==> wip/pepper <==
==> flow/design.v (excerpt) <==
module Cfu (
    input               cmd_valid,
    output              cmd_ready,
    input      [9:0]    cmd_payload_function_id,
    input      [31:0]   cmd_payload_inputs_0,
    input      [31:0]   cmd_payload_inputs_1,
    output reg          rsp_valid,
    input               rsp_ready,
    output reg [31:0]   rsp_payload_outputs_0,
    input               reset,
    input               clk
);
==> flow/config.mk <==
export PLATFORM = sky130hd
export DESIGN_NAME = Cfu
export DESIGN_NICKNAME = Cfu
export VERILOG_FILES = /design/flow/design.v
export SDC_FILE = /design/flow/constraint.sdc
export NUM_CORES = 4
export LEC_CHECK = 0
export CAP_MARGIN = 20
export CORE_MARGIN = 2
export CORE_UTILIZATION = 72
export CTS_CLUSTER_DIAMETER = 28
export CTS_CLUSTER_SIZE = 25
export GPL_ROUTABILITY_DRIVEN = 1
export MAX_ROUTING_LAYER = met5
export MIN_ROUTING_LAYER = met1
export PLACE_DENSITY_LB_ADDON = 0.24
export SETUP_SLACK_MARGIN = 1.35
export SLEW_MARGIN = 40
==> flow/constraint.sdc <==
create_clock -name core_clock -period 10.7 [get_ports {clk}]
set_input_delay 2.1400 -clock core_clock [delete_from_list [all_inputs] [get_ports {clk}]]
set_output_delay 2.1400 -clock core_clock [all_outputs]
set_load 0.01 [all_outputs]
run.sh (not shown) runs the stock make flow with config.mk's settings and CLKGATE_MAP_FILE=.
==> wip/ember (differences from wip/pepper) <==
Settings changed: CORE_UTILIZATION 72 to 59, CTS_CLUSTER_DIAMETER 28 to default, CTS_CLUSTER_SIZE 25 to default, GPL_ROUTABILITY_DRIVEN 1 to default, MAX_ROUTING_LAYER met5 to default, MIN_ROUTING_LAYER met1 to default, PLACE_DENSITY_LB_ADDON 0.24 to default, SETUP_SLACK_MARGIN 1.35 to default, SLEW_MARGIN 40 to 20.
==> flow/constraint.sdc (replaced) <==
create_clock -name core_clock -period 9.78 [get_ports {clk}]
set_input_delay 1.9560 -clock core_clock [delete_from_list [all_inputs] [get_ports {clk}]]
set_output_delay 1.9560 -clock core_clock [all_outputs]
set_load 0.01 [all_outputs]
==> wip/amber (differences from wip/pepper) <==
Settings changed: CORE_UTILIZATION 72 to 25, CTS_CLUSTER_DIAMETER 28 to 292, CTS_CLUSTER_SIZE 25 to 99, GPL_ROUTABILITY_DRIVEN 1 to default, MAX_ROUTING_LAYER met5 to default, MIN_ROUTING_LAYER met1 to default, PLACE_DENSITY from default to 0.88, PLACE_DENSITY_LB_ADDON 0.24 to default, SETUP_SLACK_MARGIN 1.35 to default, SLEW_MARGIN 40 to 20.
==> flow/constraint.sdc (replaced) <==
create_clock -name core_clock -period 12.0 [get_ports {clk}]
set_input_delay 2.4000 -clock core_clock [delete_from_list [all_inputs] [get_ports {clk}]]
set_output_delay 2.4000 -clock core_clock [all_outputs]
set_load 0.01 [all_outputs]
==> wip/sierra (differences from wip/pepper) <==
Settings changed: CORE_UTILIZATION 72 to 41, CTS_CLUSTER_DIAMETER 28 to default, CTS_CLUSTER_SIZE 25 to default, GPL_ROUTABILITY_DRIVEN 1 to default, MAX_ROUTING_LAYER met5 to default, MIN_ROUTING_LAYER met1 to default, PLACE_DENSITY_LB_ADDON 0.24 to default, SETUP_SLACK_MARGIN 1.35 to default, SLEW_MARGIN 40 to 20.
==> flow/constraint.sdc (replaced) <==
create_clock -name core_clock -period 11.6 [get_ports {clk}]
set_input_delay 2.3200 -clock core_clock [delete_from_list [all_inputs] [get_ports {clk}]]
set_output_delay 2.3200 -clock core_clock [all_outputs]
set_load 0.01 [all_outputs]
==> notes <==
- wip/sierra completed with no timing, DRC or antenna violations. wip/pepper aborted during global routing (5_1_grt), error GRT-0232. wip/amber completed without violations. wip/ember finished but failed the layout checks on setup timing.
- Of wip/sierra and wip/amber, wip/amber has the higher via count (gap 4.2%, measured against wip/amber).
- Worst hold slack: wip/ember > wip/sierra > wip/amber.


==> run a: inputs <==
Starting RTL as in the previous note.
export LEC_CHECK = 0
export CAP_MARGIN = 20
export CORE_MARGIN = 2
export CORE_UTILIZATION = 72
export CTS_CLUSTER_DIAMETER = 388
export CTS_CLUSTER_SIZE = 10
export HOLD_SLACK_MARGIN = 0.3
export PLACE_DENSITY = 0.36
export SLEW_MARGIN = 20
create_clock -name core_clock -period 5.45 [get_ports {clk}]
==> run b: changes against run a <==
==> flow/config.mk (replaced) <==
export PLATFORM = sky130hd
export DESIGN_NAME = Cfu
export DESIGN_NICKNAME = Cfu
export VERILOG_FILES = /design/flow/design.v
export SDC_FILE = /design/flow/constraint.sdc
export NUM_CORES = 4
export LEC_CHECK = 0
export CAP_MARGIN = 20
export CORE_MARGIN = 2
export CORE_UTILIZATION = 42
export MAX_ROUTING_LAYER = met4
export SLEW_MARGIN = 20
==> flow/constraint.sdc (replaced) <==
create_clock -name core_clock -period 12.0 [get_ports {clk}]
set_input_delay 2.4000 -clock core_clock [delete_from_list [all_inputs] [get_ports {clk}]]
set_output_delay 2.4000 -clock core_clock [all_outputs]
set_load 0.01 [all_outputs]
==> run c: changes against run a <==
==> flow/config.mk (replaced) <==
export PLATFORM = sky130hd
export DESIGN_NAME = Cfu
export DESIGN_NICKNAME = Cfu
export VERILOG_FILES = /design/flow/design.v
export SDC_FILE = /design/flow/constraint.sdc
export NUM_CORES = 4
export LEC_CHECK = 0
export CAP_MARGIN = 20
export CORE_MARGIN = 2
export CORE_UTILIZATION = 38
export CTS_CLUSTER_DIAMETER = 292
export CTS_CLUSTER_SIZE = 99
export PLACE_DENSITY = 0.56
export SLEW_MARGIN = 20
==> flow/constraint.sdc (replaced) <==
create_clock -name core_clock -period 12.0 [get_ports {clk}]
set_input_delay 2.4000 -clock core_clock [delete_from_list [all_inputs] [get_ports {clk}]]
set_output_delay 2.4000 -clock core_clock [all_outputs]
set_load 0.01 [all_outputs]
==> summary of the runs <==
Count of clock-buffer cells in the layout: run c is lower than run b (1). In sequential share of layout area, run c and run b hardly differ. Against run a, the die area of run c is higher by about 90%. Against run b, the register-to-register slack of run c is lower by 0.05 ns. Between run b and run c, the lower via count is in run c (gap 0.37%, measured against run c). Run b passed the timing, design-rule and antenna checks. Run c went through all stages and came out clean. Run a failed in 5_1_grt. In critical path depth, run b and run c do not differ. Of run b and run c, run c has the higher non-clock buffer count (gap 2). Between run b and run c, the lower routed wire length is in run b (gap 3.1%, measured against run c).
==> figures <==
	run c	run b	run a
Biggest Area Class	combinational gates	combinational gates	-
Register-to-Register Path Depth	12	12	-
Largest stage delay, worst path	0.74 ns	0.72 ns	-
Via count	9804	9840	-
Footprint of the multi-input gates	11600 µm²	11600 µm²	-
Num rows	69	66	50
DIE AREA	37800 µm²	34300 µm²	20300 µm²
Buffers & Inverters on Critical Path	2	2	-
Crit start category	input pin	input pin	-
Footprint of the flip-flops and latches	661 µm²	661 µm²	-
Cell occurring most often along the worst timing path	fa_1	fa_1	-
Result of the run	finished clean	finished clean	aborted with a tool error
Last stage reached	-	-	5_1_grt
Diode count	0	2	-
Fillers	3529	3130	-
Logic depth of the worst path, buffers included	30	30	-
Final core area utilization	43.9%	48.2%	-


==> inputs of 06-13 <==
==> flow/design.v <==
module Cfu (
    input               cmd_valid,
    output              cmd_ready,
    input      [9:0]    cmd_payload_function_id,
    input      [31:0]   cmd_payload_inputs_0,
    input      [31:0]   cmd_payload_inputs_1,
    output reg          rsp_valid,
    input               rsp_ready,
    output reg [31:0]   rsp_payload_outputs_0,
    input               reset,
    input               clk
);
    wire signed [15:0] prod_0, prod_1, prod_2, prod_3;
    assign prod_0 = ($signed(cmd_payload_inputs_0[7:0])) * $signed(cmd_payload_inputs_1[7:0]);
    assign prod_1 = ($signed(cmd_payload_inputs_0[15:8])) * $signed(cmd_payload_inputs_1[15:8]);
    assign prod_2 = ($signed(cmd_payload_inputs_0[23:16])) * $signed(cmd_payload_inputs_1[23:16]);
    assign prod_3 = ($signed(cmd_payload_inputs_0[31:24])) * $signed(cmd_payload_inputs_1[31:24]);
    wire signed [31:0] sum_prods;
    assign sum_prods = prod_0 + prod_1 + prod_2 + prod_3;
    assign cmd_ready = ~rsp_valid;   
    always @(posedge clk) begin
        if (reset) begin
            rsp_payload_outputs_0 <= 32'b0;
            rsp_valid <= 1'b0;
        end else if (rsp_valid) begin
                rsp_valid <= ~rsp_ready;
            end else if (cmd_valid) begin
                    rsp_valid <= 1'b1;
                    rsp_payload_outputs_0 <= |cmd_payload_function_id[9:3]
                        ? 32'b0
                        : rsp_payload_outputs_0 + sum_prods;
                end
            end
endmodule
==> flow/run.sh <==
#!/bin/bash
# the make line also repeats each setting of config.mk as NAME=value (left out here)
make -C /OpenROAD-flow-scripts/flow DESIGN_CONFIG=/design/flow/config.mk WORK_HOME=/design/flow/orfs CLKGATE_MAP_FILE= finish
==> flow/config.mk <==
export PLATFORM = sky130hd
export DESIGN_NAME = Cfu
export DESIGN_NICKNAME = Cfu
export VERILOG_FILES = /design/flow/design.v
export SDC_FILE = /design/flow/constraint.sdc
export NUM_CORES = 4
export LEC_CHECK = 0
export CAP_MARGIN = 40
export CORE_ASPECT_RATIO = 1.53
export CORE_MARGIN = 5
export CORE_UTILIZATION = 17
export CTS_CLUSTER_DIAMETER = 173
export CTS_CLUSTER_SIZE = 87
export GPL_ROUTABILITY_DRIVEN = 1
export MAX_ROUTING_LAYER = met4
export MIN_ROUTING_LAYER = met1
export PLACE_DENSITY_LB_ADDON = 0.15
export SLEW_MARGIN = 40
export TNS_END_PERCENT = 30
==> flow/constraint.sdc <==
create_clock -name core_clock -period 19.3 [get_ports {clk}]
set_input_delay 3.8600 -clock core_clock [delete_from_list [all_inputs] [get_ports {clk}]]
set_output_delay 3.8600 -clock core_clock [all_outputs]
set_load 0.01 [all_outputs]
==> 08-09: changes against 06-13 <==
Settings changed: CAP_MARGIN 40 to 20, CORE_ASPECT_RATIO 1.53 to default, CORE_MARGIN 5 to 2, CORE_UTILIZATION 17 to 72, CTS_CLUSTER_DIAMETER 173 to default, CTS_CLUSTER_SIZE 87 to 13, GPL_ROUTABILITY_DRIVEN 1 to default, MAX_ROUTING_LAYER met4 to default, MIN_ROUTING_LAYER met1 to default, PLACE_DENSITY_LB_ADDON 0.15 to 0.25, SLEW_MARGIN 40 to 20, TNS_END_PERCENT 30 to default.
==> flow/constraint.sdc (replaced) <==
create_clock -name core_clock -period 9.19 [get_ports {clk}]
set_input_delay 1.8380 -clock core_clock [delete_from_list [all_inputs] [get_ports {clk}]]
set_output_delay 1.8380 -clock core_clock [all_outputs]
set_load 0.01 [all_outputs]
==> 07-04: changes against 06-13 <==
Settings changed: CAP_MARGIN 40 to 20, CORE_ASPECT_RATIO 1.53 to default, CORE_MARGIN 5 to 2, CORE_UTILIZATION 17 to 40, CTS_CLUSTER_DIAMETER 173 to default, CTS_CLUSTER_SIZE 87 to default, GPL_ROUTABILITY_DRIVEN 1 to default, MAX_ROUTING_LAYER met4 to default, MIN_ROUTING_LAYER met1 to default, PLACE_DENSITY_LB_ADDON 0.15 to default, SLEW_MARGIN 40 to 20, TNS_END_PERCENT 30 to default.
==> flow/constraint.sdc (replaced) <==
create_clock -name core_clock -period 12.0 [get_ports {clk}]
set_input_delay 2.4000 -clock core_clock [delete_from_list [all_inputs] [get_ports {clk}]]
set_output_delay 2.4000 -clock core_clock [all_outputs]
set_load 0.01 [all_outputs]
==> 04-23: changes against 06-13 <==
Settings changed: CAP_MARGIN 40 to 20, CORE_ASPECT_RATIO 1.53 to default, CORE_MARGIN 5 to 2, CORE_UTILIZATION 17 to 66, CTS_CLUSTER_DIAMETER 173 to 27, CTS_CLUSTER_SIZE 87 to default, GPL_ROUTABILITY_DRIVEN 1 to default, MAX_ROUTING_LAYER met4 to default, MIN_ROUTING_LAYER met1 to default, PLACE_DENSITY_LB_ADDON 0.15 to default, SLEW_MARGIN 40 to 20, TNS_END_PERCENT 30 to default.
==> flow/constraint.sdc (replaced) <==
create_clock -name core_clock -period 9.86 [get_ports {clk}]
set_input_delay 1.9720 -clock core_clock [delete_from_list [all_inputs] [get_ports {clk}]]
set_output_delay 1.9720 -clock core_clock [all_outputs]
set_load 0.01 [all_outputs]
==> comparison <==
04-23 completed and failed the layout checks on setup timing. 08-09 aborted during global routing (5_1_grt) with GRT-0232. 07-04 passed the timing, design-rule and antenna checks. 06-13 ran to the end with no violations. Between 07-04 and 06-13, the lower utilization is in 06-13 (gap 25 points). Final cell count, lowest first: 07-04, 04-23, 06-13. Non-clock buffer count, lowest first: 06-13, 07-04, 04-23. Worst hold slack: 07-04 is better than 04-23 (0.0055 ns). Clock skew: 04-23 > 07-04 > 06-13. In flip-flop count, 07-04 and 04-23 do not differ. Clock-buffer cell count is the same in 06-13 and 07-04. First-iteration DRC count, highest first: 04-23, 07-04, 06-13. Register-to-register slack, highest first: 06-13, 07-04, 04-23. Of 07-04 and 04-23, 04-23 has the higher cell area (gap about 12%, measured against 04-23).
==> figures <==
metric	06-13	07-04	04-23	08-09
Number of clock buffer instances in the layout	7	7	5	-
Final routed DRC violation total	0	0	0	-
Placed cell count	2630	2043	2029	2001
Vias after detailed routing	9823	9870	11700	-
Antenna Nets Post-Route	0	0	0	-
Worst setup SP type	input pin	input pin	input pin	-
Floorplan die height	362 µm	190 µm	149 µm	142 µm
Cts repair resizes	0	0	371	461
Crit path kind	in2reg	in2reg	in2reg	-
Multi-input gate area	11600 µm²	11600 µm²	12500 µm²	-
Post-CTS setup buffer count	0	0	22	42
Post-route cell area	16400 µm²	15600 µm²	17800 µm²	-
CORE AREA	80700 µm²	34300 µm²	20400 µm²	18800 µm²
Total Nets Final	2127	2133	2349	-
Launch instance of the worst register-to-register path	rsp_payload_outputs_0[0]	rsp_payload_outputs_0[0]	rsp_payload_outputs_0[0]	-
Share of the core filled by cells before placement	17.1%	40.2%	67.7%	73.5%
Outcome	timing/DRC/antenna clean	timing/DRC/antenna clean	complete, but fails checks	did not finish
Last stage reached	-	-	-	global routing (5_1_grt)
Violated checks	-	-	setup timing	-
Cell depth of the worst flop-to-flop path	12	12	13	-
Fraction of area in clock buffers and inverters	0.964%	0.912%	0.963%	-
Routed length on met3	1.41 mm	1.05 mm	2.47 mm	-
DR WL/cell	15.5 µm	15.2 µm	19.2 µm	-


==> inputs of delta <==
// Cfu: RTL as listed in full above, without the edits since
export LEC_CHECK = 0
export CAP_MARGIN = 20
export CORE_MARGIN = 2
export CORE_UTILIZATION = 63
export SLEW_MARGIN = 20
create_clock -name core_clock -period 9.19 [get_ports {clk}]
==> raven: changes against delta <==
CORE_UTILIZATION = 72   (was 63)
CTS_CLUSTER_SIZE = 40   (was not set)
PLACE_DENSITY = 0.66   (was not set)
==> zinc: changes against delta <==
CELL_PAD_IN_SITES_DETAIL_PLACEMENT = 2   (was not set)
CORE_UTILIZATION = 58   (was 63)
GPL_TIMING_DRIVEN = 0   (was not set)
HOLD_SLACK_MARGIN = 0.23   (was not set)
MAX_ROUTING_LAYER = met5   (was not set)
==> flow/constraint.sdc (replaced) <==
create_clock -name core_clock -period 12.0 [get_ports {clk}]
set_input_delay 2.4000 -clock core_clock [delete_from_list [all_inputs] [get_ports {clk}]]
set_output_delay 2.4000 -clock core_clock [all_outputs]
set_load 0.01 [all_outputs]
==> qor summary <==
| quantity | zinc | raven | delta |
|---|---|---|---|
| Status | stopped before the end | stopped before the end | failed layout checks |
| Stage where the flow stopped | detailed placement (3_5_place_dp) | global routing (5_1_grt) | - |
| Layout check failures | - | - | negative setup slack |
| Netlist cell types | 58 | 58 | 58 |
| Number of buffers created by CTS | - | 5 | 5 |
| Total die size | 25040 um2 | 20280 um2 | 23100 um2 |
| Number of cells after detailed placement | - | 1999 | 2049 |
| Placeable core region | 23400 um2 | 18770 um2 | 21690 um2 |
| Placed standard-cell area | - | 16690 um2 | 16780 um2 |
| Floorplan die height | 158.2 um | 142.4 um | 152.0 um |
| Detailed placer's ending HPWL | - | 31.67 mm | 28.35 mm |
| RePlAce Congestion | 0.8709 | 0.9183 | 0.8888 |
| CTS Sinks | - | 33 | 33 |
| Die Wd | 158.2 um | 142.4 um | 152.0 um |
| Longest Clk Path Bufs | - | 2 | 2 |
| AND-OR/OR-AND share of the synthesized area | 0.07482 | 0.07482 | 0.07482 |
| Root buffer cell | - | clkbuf_16 | clkbuf_16 |
| Post-cts repair resize count | - | 457 | 435 |
| Core utilization before placement | 0.5895 | 0.7351 | 0.6361 |
| Number of cell rows | 56 | 50 | 54 |
| Setup slack at placement | - | -1.692 ns | -1.484 ns |
| H-Tree Level Count | - | 2 | 2 |
| Number of hold buffers added after CTS | - | 0 | 0 |
| # Post-CTS Setup Buffers | - | 40 | 57 |
